== JK ==
// CORDIC_tanInv_sqrt
module CORDIC_tanInv_sqrt(
    output [15:0] X0,   
    output [15:0] Y0,   
    output [15:0] Z0,   
    input  [15:0] Xin,
    input  [15:0] Yin,
    input  [15:0] Zin,   
    input  clk
);
Settings: LEC_CHECK=0, CAP_MARGIN=15, CORE_ASPECT_RATIO=0.91, CORE_MARGIN=2, CORE_UTILIZATION=72, CTS_CLUSTER_DIAMETER=29, CTS_CLUSTER_SIZE=45, GPL_ROUTABILITY_DRIVEN=1, MAX_ROUTING_LAYER=met4, SLEW_MARGIN=10, TNS_END_PERCENT=40; clock period 2.92 ns.
run.sh (not shown) runs the stock make flow with config.mk's settings and CLKGATE_MAP_FILE=.
No crash in JK: every stage finished, but the layout fails its final checks due to max-capacitance violations, max-slew violations, negative setup slack.
#### Input delta (MS over JK)
# JK
export LEC_CHECK = 0
export CAP_MARGIN = 15
export CORE_ASPECT_RATIO = 0.91
export CORE_MARGIN = 2
export CORE_UTILIZATION = 72
export CTS_CLUSTER_DIAMETER = 29
export CTS_CLUSTER_SIZE = 45
export GPL_ROUTABILITY_DRIVEN = 1
export MAX_ROUTING_LAYER = met4
export SLEW_MARGIN = 10
export TNS_END_PERCENT = 40
create_clock -name core_clock -period 2.92 [get_ports {clk}]
# MS
export LEC_CHECK = 0
export CAP_MARGIN = 20
export CORE_MARGIN = 2
export CORE_UTILIZATION = 45
export SLEW_MARGIN = 20
create_clock -name core_clock -period 3.71 [get_ports {clk}]
Notes after the runs:
MS ended with every stage complete and zero timing, DRC or antenna violations. Looking only at number of max-capacitance violations reported, and setting everything else aside, the higher value of MS and JK goes to JK. MS vs JK — non-clock buffer count dropped by more than half. The global-route wire length before repair of MS is lower than that of JK. Summary of MS over JK: fraction of area in multi-input gates moved up; number of global-route vias before repair moved down; total number of vias moved down.
> inputs changed (MS -> AL)
# MS
export LEC_CHECK = 0
export CAP_MARGIN = 20
export CORE_MARGIN = 2
export CORE_UTILIZATION = 45
export SLEW_MARGIN = 20
create_clock -name core_clock -period 3.71 [get_ports {clk}]
# AL
export LEC_CHECK = 0
export ABC_AREA = 1
export CAP_MARGIN = 20
export CORE_MARGIN = 2
export CORE_UTILIZATION = 72
export SLEW_MARGIN = 20
export TNS_END_PERCENT = 5
create_clock -name core_clock -period 4.04 [get_ports {clk}]
==> results <==
- No run among MS and AL stopped early or left any final violation; all are clean.
- The run showing the smaller wire length of the first global-routing pass is MS.
- vectoring_stages[12].rx.q[12]$_DFF_P_ as the start point of the critical path was reported by MS, and vectoring_stages[3].ry.q[15]$_DFF_P_ by AL.
- The total negative slack for setup checks was comparable across MS and AL.
- Re count of TritonRoute iterations in the first routing pass: AL is 2 up on MS.
- Between MS and AL, the difference in overall overflow remaining after global route is negligible.
- Relative to MS, the mapped cell area of AL is higher by about 13%.
- AL against MS: placer congestion estimate now sits higher; worst hold slack after final layout now larger.
> inputs changed (AL -> TR)
# AL
export LEC_CHECK = 0
export ABC_AREA = 1
export CAP_MARGIN = 20
export CORE_MARGIN = 2
export CORE_UTILIZATION = 72
export SLEW_MARGIN = 20
export TNS_END_PERCENT = 5
create_clock -name core_clock -period 4.04 [get_ports {clk}]
# TR
export LEC_CHECK = 0
export ABC_AREA = 1
export CAP_MARGIN = 20
export CORE_MARGIN = 2
export CORE_UTILIZATION = 72
export CTS_CLUSTER_DIAMETER = 174
export CTS_CLUSTER_SIZE = 10
export HOLD_SLACK_MARGIN = 0.28
export PLACE_DENSITY_LB_ADDON = 0.01
export SETUP_SLACK_MARGIN = 0.54
export SLEW_MARGIN = 20
export TNS_END_PERCENT = 5
create_clock -name core_clock -period 2.92 [get_ports {clk}]
Notes after the runs:
- TR ended up with a lower arrival time reported for the critical path endpoint than AL did.
- Per the comparison of TR with AL, floorplan die height held steady; sequential fraction of total cell area shrank by 0.52 points.
- TR — worst setup margin 0.68 ns lower, AL as reference
- Of TR and AL, it is TR that has the higher non-clock buffer count.
- Per the comparison of TR with AL, shortest clock period the worst path allows after layout dropped 0.44 ns.
- met3 routing resource usage after global routing ends up lower on TR.
Modified inputs, PW compared to TR
# TR
export LEC_CHECK = 0
export ABC_AREA = 1
export CAP_MARGIN = 20
export CORE_MARGIN = 2
export CORE_UTILIZATION = 72
export CTS_CLUSTER_DIAMETER = 174
export CTS_CLUSTER_SIZE = 10
export HOLD_SLACK_MARGIN = 0.28
export PLACE_DENSITY_LB_ADDON = 0.01
export SETUP_SLACK_MARGIN = 0.54
export SLEW_MARGIN = 20
export TNS_END_PERCENT = 5
create_clock -name core_clock -period 2.92 [get_ports {clk}]
# PW
export LEC_CHECK = 0
export CAP_MARGIN = 20
export CORE_MARGIN = 2
export CORE_UTILIZATION = 70
export SLEW_MARGIN = 20
create_clock -name core_clock -period 3.41 [get_ports {clk}]
==> results <==
Compared with TR, PW shows final critical-path setup slack lower by 0.22 ns. Area added between synthesis and finish, TR and PW, lower one = PW.
